Design cordic_2taylor, start of the top module:
module cordic_2taylor (
input clk,
input reset,
input signed [15:0] ang,
input signed [15:0] xin,
input signed [15:0] yin,
output signed [15:0] Xout,
output signed [15:0] Yout);
For scale: about 4,100 cells after synthesis, ~82 I/O pins, ~32,000 um^2 of cells after synthesis.
Settings: LEC_CHECK=0, CAP_MARGIN=20, CORE_MARGIN=2, CORE_UTILIZATION=72, CTS_CLUSTER_DIAMETER=264, MAX_ROUTING_LAYER=met4, PLACE_DENSITY=0.66, SETUP_SLACK_MARGIN=1.5, SLEW_MARGIN=20; clock period 9.09 ns.
run.sh (not shown) runs the stock make flow with config.mk's settings and CLKGATE_MAP_FILE=.
The starting point did not get past global routing (5_1_grt) (GRT-0232).
Change:
- CORE_UTILIZATION: 72 -> 18
- CTS_CLUSTER_DIAMETER: 264 -> default
- MAX_ROUTING_LAYER: met4 -> default
- PLACE_DENSITY: 0.66 -> default
- SETUP_SLACK_MARGIN: 1.5 -> default
- clock period: 9.09 -> 9.78 ns (I/O delays scaled with it)
What happened: With this change the flow completed without violations. Die size is higher to 3.9 times its value. Area after synthesis does not change. Synthesized cell count stays the same.
Change:
- CORE_UTILIZATION: 18 -> 72
- PLACE_DENSITY: default -> 0.65
- SETUP_SLACK_MARGIN: default -> -0.71
- clock period: 9.78 -> 7.15 ns (I/O delays scaled with it)
What happened:
- With this change the flow died in global routing (5_1_grt) with GRT-0232
- synthesized cell count does not change
- die area drops by about 75%
- synthesized area is unchanged
Change:
- CORE_UTILIZATION: 72 -> 65
- PLACE_DENSITY: 0.65 -> default
- SETUP_SLACK_MARGIN: -0.71 -> default
- clock period: 7.15 -> 11.7 ns (I/O delays scaled with it)
The changed run produced a clean layout.
Synthesized cell count is unchanged.
Die area went up by roughly a tenth.
Area after synthesis does not change.
Change:
- CORE_UTILIZATION: 65 -> 69
- CTS_CLUSTER_DIAMETER: default -> 103
- SETUP_SLACK_MARGIN: default -> 2.33
- clock period: 11.7 -> 8.24 ns (I/O delays scaled with it)
After rerunning:
- This time the run died in global routing (5_1_grt) on GRT-0232
- synthesized area does not change
- synthesized cell count does not change
- die area decreases by a few percent
Change:
- CORE_UTILIZATION: 69 -> 72
- PLACE_DENSITY_LB_ADDON: default -> 0.07
- SETUP_SLACK_MARGIN: 2.33 -> 2.41
Outcome: The new run ended with an error in global routing (5_1_grt). Synthesized area does not change. Synthesized cell count is unchanged. Die size decreases by 4.1%.


## wip/indigo
cordic_2taylor again, from the RTL that the note above started with.
Settings: LEC_CHECK=0, ABC_AREA=1, CAP_MARGIN=20, CORE_MARGIN=2, CORE_UTILIZATION=58, CTS_CLUSTER_DIAMETER=328, CTS_CLUSTER_SIZE=98, PLACE_DENSITY=0.42, SETUP_SLACK_MARGIN=-0.61, SLEW_MARGIN=20, TNS_END_PERCENT=45; clock period 10.0 ns.
wip/indigo finished every step from synthesis to the final layout, and the layout passed the timing, DRC and antenna checks.
### wip/indigo -> wip/cedar
Settings: changing CAP_MARGIN from 20 to 25; changing CTS_CLUSTER_DIAMETER from 328 to 338; changing CTS_CLUSTER_SIZE from 98 to 100; changing SLEW_MARGIN from 20 to 0; changing ABC_AREA from 1 to 0; changing PLACE_DENSITY from 0.42 to 0.91; removing TNS_END_PERCENT (formerly 45); changing CORE_UTILIZATION from 58 to 63; setting HOLD_SLACK_MARGIN to -0.07 for the first time; changing SETUP_SLACK_MARGIN from -0.61 to -0.97.
### Flow results
- The flow completed for wip/cedar, but it is not clean: the layout still shows setup timing.
- Sort wip/cedar and wip/indigo by total die area, descending, and wip/indigo comes first.
- Comparing wip/cedar and wip/indigo, the higher post-synthesis instance total was measured on wip/indigo.
- wip/cedar vs. wip/indigo: routed wire length on met3 now larger; total number of vias saw an increase.
- wip/cedar — layout buffering overhead excluding clock cells 5.5 points higher, wip/indigo as reference
- Where routed wire length is concerned, wip/indigo is better than wip/cedar.
- Relative to wip/indigo, chip area from the yosys synthesis statistics has increased by 2.6% in wip/cedar.
- Between wip/cedar and wip/indigo, the area growth from synthesis to layout is lower for wip/indigo.
## Diff of input files: wip/tundra against wip/cedar
Settings: removing SETUP_SLACK_MARGIN (formerly -0.97); changing CORE_UTILIZATION from 63 to 40; removing PLACE_DENSITY (formerly 0.91); setting TNS_END_PERCENT to 85 for the first time; removing CTS_CLUSTER_DIAMETER (formerly 338); changing SLEW_MARGIN from 0 to 20; removing CTS_CLUSTER_SIZE (formerly 100); removing HOLD_SLACK_MARGIN (formerly -0.07); changing CAP_MARGIN from 25 to 20; setting GPL_ROUTABILITY_DRIVEN to 0 for the first time; removing ABC_AREA (formerly 0); setting MIN_ROUTING_LAYER to met2 for the first time; setting CELL_PAD_IN_SITES_DETAIL_PLACEMENT to 2 for the first time; setting MAX_ROUTING_LAYER to met4 for the first time.
==> results <==
FAIL for each of wip/tundra and wip/cedar
Run status, wip/tundra: aborted in 5_1_grt, error GRT-0116
Going from wip/cedar to wip/tundra, y dimension of the die now sits higher, number of rows in the core area now sits higher, post-synthesis instance total now sits at about the same level.
Edits applied to the flow inputs when going from wip/tundra to wip/garnet:
Settings: CELL_PAD_IN_SITES_DETAIL_PLACEMENT removed (was 2); MIN_ROUTING_LAYER removed (was met2); TNS_END_PERCENT removed (was 85).
Findings:
wip/garnet finished end to end and its layout was clean on timing, DRC and antenna. Between wip/garnet and wip/tundra, the difference in xor and xnor fraction of the mapped netlist area is negligible. Sort wip/garnet and wip/tundra by total half-perimeter wirelength after legalization and detailed placement desc -> top: wip/tundra. wip/garnet vs. wip/tundra: yosys synthesis chip area held steady; initial core utilization held steady; number of setup buffers added after CTS shrank by 58; count of cells resized by post-cts repair shrank by 270. Going from wip/tundra to wip/garnet, number of clock buffers inserted by TritonCTS closely matched the old numbers, placement-stage worst setup slack increased by 1.31 ns relative to the old numbers, synthesized cell count closely matched the old numbers. From wip/tundra to wip/garnet, die width did not move at all.
Modified inputs, wip/violet compared to wip/garnet
Settings: clearing MAX_ROUTING_LAYER, which used to be met4; putting CTS_CLUSTER_SIZE at 43 where nothing was set; swapping 20 for 0 in SLEW_MARGIN; swapping 20 for 0 in CAP_MARGIN; putting CTS_CLUSTER_DIAMETER at 338 where nothing was set; putting HOLD_SLACK_MARGIN at -0.07 where nothing was set; putting SETUP_SLACK_MARGIN at -0.97 where nothing was set; clearing GPL_ROUTABILITY_DRIVEN, which used to be 0; putting ABC_AREA at 1 where nothing was set; putting PLACE_DENSITY_LB_ADDON at 0.02 where nothing was set.
Results
wip/garnet leaves less setup margin than wip/violet. Compared with wip/garnet, wip/violet instantiates a larger number of cells. Vias per cell, wip/garnet and wip/violet: smaller value in wip/violet. NOTE: register area share after synthesis in wip/violet exceeds that of wip/garnet.


cordic_2taylor again, from the RTL that the note above started with.
make LEC_CHECK=0 CAP_MARGIN=20 CORE_MARGIN=2 CORE_UTILIZATION=69 CTS_CLUSTER_DIAMETER=103 SETUP_SLACK_MARGIN=-0.63 SLEW_MARGIN=20 finish   # period 8.24 ns
The starting point ran to the end with violations: negative setup slack.
Change:
Settings changed: CORE_UTILIZATION 69 to 58, CTS_CLUSTER_DIAMETER 103 to unset, SETUP_SLACK_MARGIN -0.63 to unset.
Clock period 8.24 ns to 5.43 ns, I/O delays scaled along.
Result: This time the run died in global routing. Area after synthesis is unchanged. Die size climbs by 19%. Synthesized cell count stays the same.
Change:
Settings changed: CORE_UTILIZATION 58 to 64, SETUP_SLACK_MARGIN set to -0.71.
Clock period 5.43 ns to 7.15 ns, I/O delays scaled along.
With this change the flow reached the layout checks and failed them: negative setup slack; synthesized area is unchanged; die area is lower by 9.2%; synthesized cell count stays the same.
Change:
Settings changed: CORE_UTILIZATION 64 to 72, CTS_CLUSTER_DIAMETER set to 34, HOLD_SLACK_MARGIN set to -0.08, PLACE_DENSITY set to 0.65.
What happened:
- The changed run failed in global routing
- die area decreases by roughly a tenth
- synthesized area does not change
- synthesized cell count is unchanged
Change:
Settings changed: CORE_UTILIZATION 72 to 66, CTS_CLUSTER_DIAMETER 34 to unset, HOLD_SLACK_MARGIN -0.08 to unset, PLACE_DENSITY 0.65 to unset, SETUP_SLACK_MARGIN -0.71 to unset.
Clock period 7.15 ns to 8.24 ns, I/O delays scaled along.
The changed run ran to the end with violations: negative setup slack.
Synthesized cell count does not change.
Synthesized area is unchanged.
Die area rises by 8.9%.
Change:
Settings changed: CORE_UTILIZATION 66 to 68.
Clock period 8.24 ns to 7.82 ns, I/O delays scaled along.
After rerunning: The changed run ran to the end with violations: negative setup slack. Area after synthesis stays the same. Setup slack got worse by 830 ps. First-iteration DRC count rises by 61%. Design area barely changes. Die area drops by 2.9%. Sequential share of layout area stays flat. Wire length is higher by 18%.


Setup of run A:
cordic_2taylor again, from the RTL that the note above started with.
// cordic_2taylor
module cordic_2taylor (
input clk,
input reset,
input signed [15:0] ang,
input signed [15:0] xin,
input signed [15:0] yin,
output signed [15:0] Xout,
output signed [15:0] Yout);
wire signed [15:0] x1, y1, theta1;           
wire signed [15:0] x2, y2, theta2;           
wire signed [15:0] x3, y3, theta3;           
    stage_1 S1(xin,yin,ang,clk,reset,x1,y1,theta1);
    stage_23 S2(x1,y1,theta1,clk,reset,x2,y2,theta2);
    stage_45 S3(x2,y2,theta2,clk,reset,x3,y3,theta3);
    last_stage S4(x3,y3,theta3,clk,reset,Xout,Yout);
endmodule
clock: 8.23 ns
lec_check: 0
abc_area: 1
cap_margin: 20
core_margin: 2
core_utilization: 72
cts_cluster_diameter: 338
cts_cluster_size: 99
slew_margin: 20
tns_end_percent: 5
Run A: complete, dirty (negative setup slack)
Input-level comparison between run B and run A:
- a deleted TNS_END_PERCENT that had been 5
- a deleted CTS_CLUSTER_DIAMETER that had been 338
- a deleted CTS_CLUSTER_SIZE that had been 99
- a change of CORE_UTILIZATION from 72 to 40
- a deleted ABC_AREA that had been 1
- a change of the clock period (ns, I/O delays scaled along) from 8.23 to 9.78
### Flow results
Every run in run A and run B closed cleanly, with the single exception of run A.
Ran to the end and failed final checks on negative setup slack: run A.
Cell with the largest stage delay on the worst path: nor2_1 -> run A, or4_4 -> run B
On final cell count: run B sits above run A.
Per the comparison of run B with run A, synthesized area went up 2.6%; CTS clock-pin slew for the worst setup and hold paths shows no meaningful change.
Per the comparison of run B with run A, routed wire length saw a decrease.
On run B: maximum number of pins on one net before global-route repair is 3.5% higher than what run A gave.
--- input diff run B..run C ---
- setting SETUP_SLACK_MARGIN to 2.41 for the first time
- setting PLACE_DENSITY to 0.65 for the first time
- changing CORE_UTILIZATION from 40 to 71
- changing the clock period (ns, I/O delays scaled along) from 9.78 to 8.35
[summary]
- Run B finished every step from synthesis to the final layout, and the layout passed the timing, DRC and antenna checks.
- In the summary table, run C is marked failed, with error GRT-0116 raised in global routing.
- Run C vs run B — number of buffers inserted by post-CTS setup repair rose 137.
- Compared with run B, run C shows worst slack at placement lower by 0.64 ns.
- The number of buffers created by CTS was comparable across run C and run B.
Setup changes, run C to run D
- clearing PLACE_DENSITY, which used to be 0.65
- swapping 71 for 66 in CORE_UTILIZATION
- clearing SETUP_SLACK_MARGIN, which used to be 2.41
### Flow results
- Not one of run C and run D finished clean.
- No final results exist for run C, since it was stopped by error GRT-0116 during global routing.
- Diff run C and run D: placed wire-length estimate after detailed placement lower in run D
- Relative to run C, final RePlAce weighted congestion has gone down in run D.
- [compare] base=run C new=run D: yosys synthesis chip area neither gained nor lost much; adder and majority cell fraction of the synthesized area neither gained nor lost much; die area picked up an extra about 7%; post-cts sizing count lost 157; placement row count picked up an extra about 4%.
- From run C to run D, H-tree depth did not move at all.
- Delta (run D minus run C): height of the die picked up an extra 3.7%; worst slack at placement lower; die width increased by 3.7% relative to the old numbers.


The RTL this note starts from:
==> flow/design.v <==
module sin_h(
    input signed [15:0] r_in,
    output signed [15:0] r_out
    );
     wire signed [15:0] a,b,c,d;
     assign a = r_in + (r_in >>> 2);
     assign b = (a >>> 4)+(r_in >>> 6);
     assign c = b+a; 
     assign d = (c >>> 5)+(r_in);
     assign r_out = d >>>1;     
endmodule
module cos_h(
    input signed [15:0] r,
    output signed [15:0] r_o
    );
    wire signed [15:0] a,b,c,d;
  assign a = r + (r >>> 2);
  assign b = r + (a >>> 2);
  assign c = b >>> 9;
  assign d = r + (r >>> 3);
  assign r_o = c+d;
endmodule
module sinh_23(
    input signed [15:0] rin,
    input S,
    output signed [15:0] rout
    );
     wire signed [15:0] a,b,c,d,e;
     assign a = (rin >>> 4)+ rin;
     assign b = rin + (rin >>> 9);
     assign c = b + (a >>> 7);
     assign d = c >>> 2;
     assign e = b >>> 3;
     assign rout = S? d:e;
endmodule
module cosh_23(
    input signed [15:0] ri,
    input sel,
    output signed [15:0] ro
    );
    wire signed [15:0] a,b,c,d;
    assign a = ri >>>7;
    assign b = (ri >>> 8)+ ri;
    assign c = b >>> 5;
    assign d = sel? c:b;
    assign ro = d + ri;
endmodule
module sinh_45(
    input signed [15:0] rin,
    input s,
    output signed [15:0] rout    
    );
    wire signed [15:0] a,b,c;
    assign a = rin >>> 4;
    assign b = rin >>> 5;
    assign c = s? a:b;
    assign rout = c;
endmodule
module cosh_45(
    input signed [15:0] rin,
    input s,
    output signed [15:0] rout    
    );
    wire signed [15:0] a,b,c;
    assign a = rin >>> 11;
    assign b = rin >>> 9;
    assign c = s? b:a;
    assign rout = rin + c;
endmodule
module stage_1(
    input signed [15:0] x_in,
    input signed [15:0] y_in,
    input signed [15:0] ang_in,
    input clk,
    input reset,
    output reg signed [15:0] x_out,
    output reg signed [15:0] y_out,
    output reg signed [15:0] ang_out
    );
    wire signed [15:0] p,q,u,v,abs_theta;
    assign abs_theta = ang_in[15] ? (~ang_in + 1'b1) : ang_in;
    reg signed [15:0] r,s,w,x,z,k; 
    sin_h S1(.r_in(y_in), .r_out(q));
    sin_h S2(.r_in(x_in), .r_out(u));
    cos_h C1(.r(x_in), .r_o(p));
    cos_h C2(.r(y_in), .r_o(v));
    always @(posedge clk, posedge reset)
    begin
    if(reset)
      begin
      x_out <= 16'b0000000000000000;
      y_out <= 16'b0000000000000000;
      ang_out <= 16'b0000000000000000;
      end
    else
    begin
      if (abs_theta <= 16'b0001000000000000)
         begin
         x_out <= x_in;
         y_out <= y_in;
         ang_out <= ang_in;
         end
      else 
         begin
         case(ang_in[15])
         1'b0: begin 
              x_out <= p+q; 
              y_out <= u+v; 
              ang_out <= ang_in - 16'b0010000000000000; 
              end
         1'b1: begin 
              x_out <= p-q; 
              y_out <= v-u; 
              ang_out <= ang_in + 16'b0010000000000000; 
              end
          endcase
         end
  end
end
endmodule
module stage_23(
    input signed [15:0] x_pr,
    input signed [15:0] y_pr,
    input signed [15:0] ang_pr,
    input clk,
    input reset,
    output reg signed [15:0] sx2_op,
    output reg signed [15:0] sy2_op,
    output reg signed [15:0] sa2_op
    );
  wire signed [15:0] abs_theta,o1,o2,o3,o4,w1,w2,w3,w4;
  assign abs_theta = ang_pr[15] ? (~ang_pr + 1'b1) : ang_pr;
  wire sel23;
  assign sel23 = (abs_theta > 16'b0000110000000000)?1'b1:1'b0;
  sinh_23 S1(.rin(x_pr),.S(sel23),.rout(o1));
  sinh_23 S2(.rin(y_pr),.S(sel23),.rout(o2));
  cosh_23 C1(.ri(x_pr),.sel(sel23),.ro(o3));
  cosh_23 C2(.ri(y_pr),.sel(sel23),.ro(o4)); 
always @(posedge clk, posedge reset)
begin
  if(reset)
      begin
      sx2_op <= 16'b0000000000000000;
      sy2_op<= 16'b0000000000000000;
      sa2_op <= 16'b0000000000000000;
      end
  else 
     begin
     if (abs_theta > 16'b0000110000000000 | abs_theta <= 16'b0000010000000000)
      begin
      sx2_op <= x_pr;
      sy2_op <= y_pr;
      sa2_op <= ang_pr;
      end
  else
      begin
         if(ang_pr[15])
          begin
          sx2_op <= o3 - o2;
          sy2_op <= o4 - o1;
          sa2_op <= sel23? (ang_pr + 16'b0001000000000000) : (ang_pr + 16'b0000100000000000);
          end
         else
          begin
          sx2_op <= o3 + o2;
          sy2_op <= o4 + o1;
          sa2_op <= sel23? (ang_pr - 16'b0001000000000000) : (ang_pr - 16'b0000100000000000);
          end
      end 
    end
end
endmodule  
module stage_45(
    input signed [15:0] sx2_op,
    input signed [15:0] sy2_op,
    input signed [15:0] sa2_op,
    input clk,
    input reset,
    output reg signed [15:0] x_nxt,
    output reg signed [15:0] y_nxt,
    output reg signed [15:0] ang_nxt
    );
    wire signed [15:0] o5,o6,o7,o8,w5,w6,w7,w8,abs_theta2;
    wire sel45;
    assign abs_theta2 = sa2_op[15] ? (~sa2_op + 1'b1) : sa2_op;
    assign sel45 = (abs_theta2 > 16'b0000001100000000)? 1'b1:1'b0;
sinh_45 S3(.rin(sx2_op),.s(sel45),.rout(o5));
sinh_45 S4(.rin(sy2_op),.s(sel45),.rout(o6));
cosh_45 C3(.rin(sx2_op),.s(sel45),.rout(o7));
cosh_45 C4(.rin(sy2_op),.s(sel45),.rout(o8));
always @(posedge clk, posedge reset)
begin
   if(reset)
      begin
      x_nxt <= 16'b0000000000000000;
      y_nxt <= 16'b0000000000000000;
      ang_nxt <= 16'b0000000000000000;
      end
   else
      begin
         if(abs_theta2 <= 16'b0000000100000000)
             begin
             x_nxt <= sx2_op;
             y_nxt <= sy2_op;
             ang_nxt <= sa2_op;
             end 
         else
             begin
             if(sa2_op[15])
                begin
                x_nxt <= o7 - o5;
                y_nxt <= o8 - o6;
                ang_nxt <= sel45? (sa2_op + 16'b0000010000000000) : (sa2_op + 16'b0000001000000000);
                end
             else
                begin
                x_nxt <= o7 + o5;
                y_nxt <= o8 + o6;
                ang_nxt <= sel45? (sa2_op - 16'b0000010000000000) : (sa2_op - 16'b0000001000000000);
                end
             end
      end
end
endmodule
module last_stage(
    input signed [15:0] x3,
    input signed [15:0] y3,
    input signed [15:0] ang3,
    input clk,
    input reset,
    output reg signed [15:0] xf,
    output reg signed [15:0] yf
    );
    wire signed [15:0] abs_theta,w1,w2,w3,w4,w5,w6;
    assign abs_theta = ang3[15] ? (~ang3 + 1'b1) : ang3;
    wire [3:0] k;
    assign k = abs_theta[15:12] + abs_theta[11];
    assign w1 = y3 >>> 9;
    assign w2 = x3 >>> 9;
    assign w3 = k*w1;
    assign w4 = k*w2;
    always @(posedge clk, posedge reset)
    begin
       if (reset)
         begin
         xf <= 16'b0000000000000000;
         yf <= 16'b0000000000000000;
         end
       else 
          begin
               if (ang3[15])
                 begin
                 xf <= x3 + w3;
                 yf <= y3 + w4;
                 end
               else 
                 begin
                 xf <= x3 - w3;
                 yf <= y3 - w4;
                 end
          end
    end
endmodule
`timescale 1ns / 100ps
module cordic_2taylor (
input clk,
input reset,
input signed [15:0] ang,
input signed [15:0] xin,
input signed [15:0] yin,
output signed [15:0] Xout,
output signed [15:0] Yout);
wire signed [15:0] x1, y1, theta1;           
wire signed [15:0] x2, y2, theta2;           
wire signed [15:0] x3, y3, theta3;           
    stage_1 S1(xin,yin,ang,clk,reset,x1,y1,theta1);
    stage_23 S2(x1,y1,theta1,clk,reset,x2,y2,theta2);
    stage_45 S3(x2,y2,theta2,clk,reset,x3,y3,theta3);
    last_stage S4(x3,y3,theta3,clk,reset,Xout,Yout);
endmodule
export LEC_CHECK = 0
export CAP_MARGIN = 20
export CORE_MARGIN = 2
export CORE_UTILIZATION = 71
export CTS_CLUSTER_SIZE = 37
export MAX_ROUTING_LAYER = met4
export PLACE_DENSITY = 0.66
export SETUP_SLACK_MARGIN = 1.5
export SLEW_MARGIN = 20
create_clock -name core_clock -period 9.09 [get_ports {clk}]
The starting point aborted during global routing on ODB-0269.
Next try:
- CAP_MARGIN: 20 -> 0
- CORE_UTILIZATION: 71 -> 72
- CTS_CLUSTER_DIAMETER: not set -> 104
- CTS_CLUSTER_SIZE: 37 -> not set
- TNS_END_PERCENT: not set -> 5
- clock period: 9.09 -> 9.5 ns (I/O delays scaled with it)
Now the flow finished with setup timing left. Area after synthesis does not change. Die size goes down slightly. Synthesized cell count stays the same.
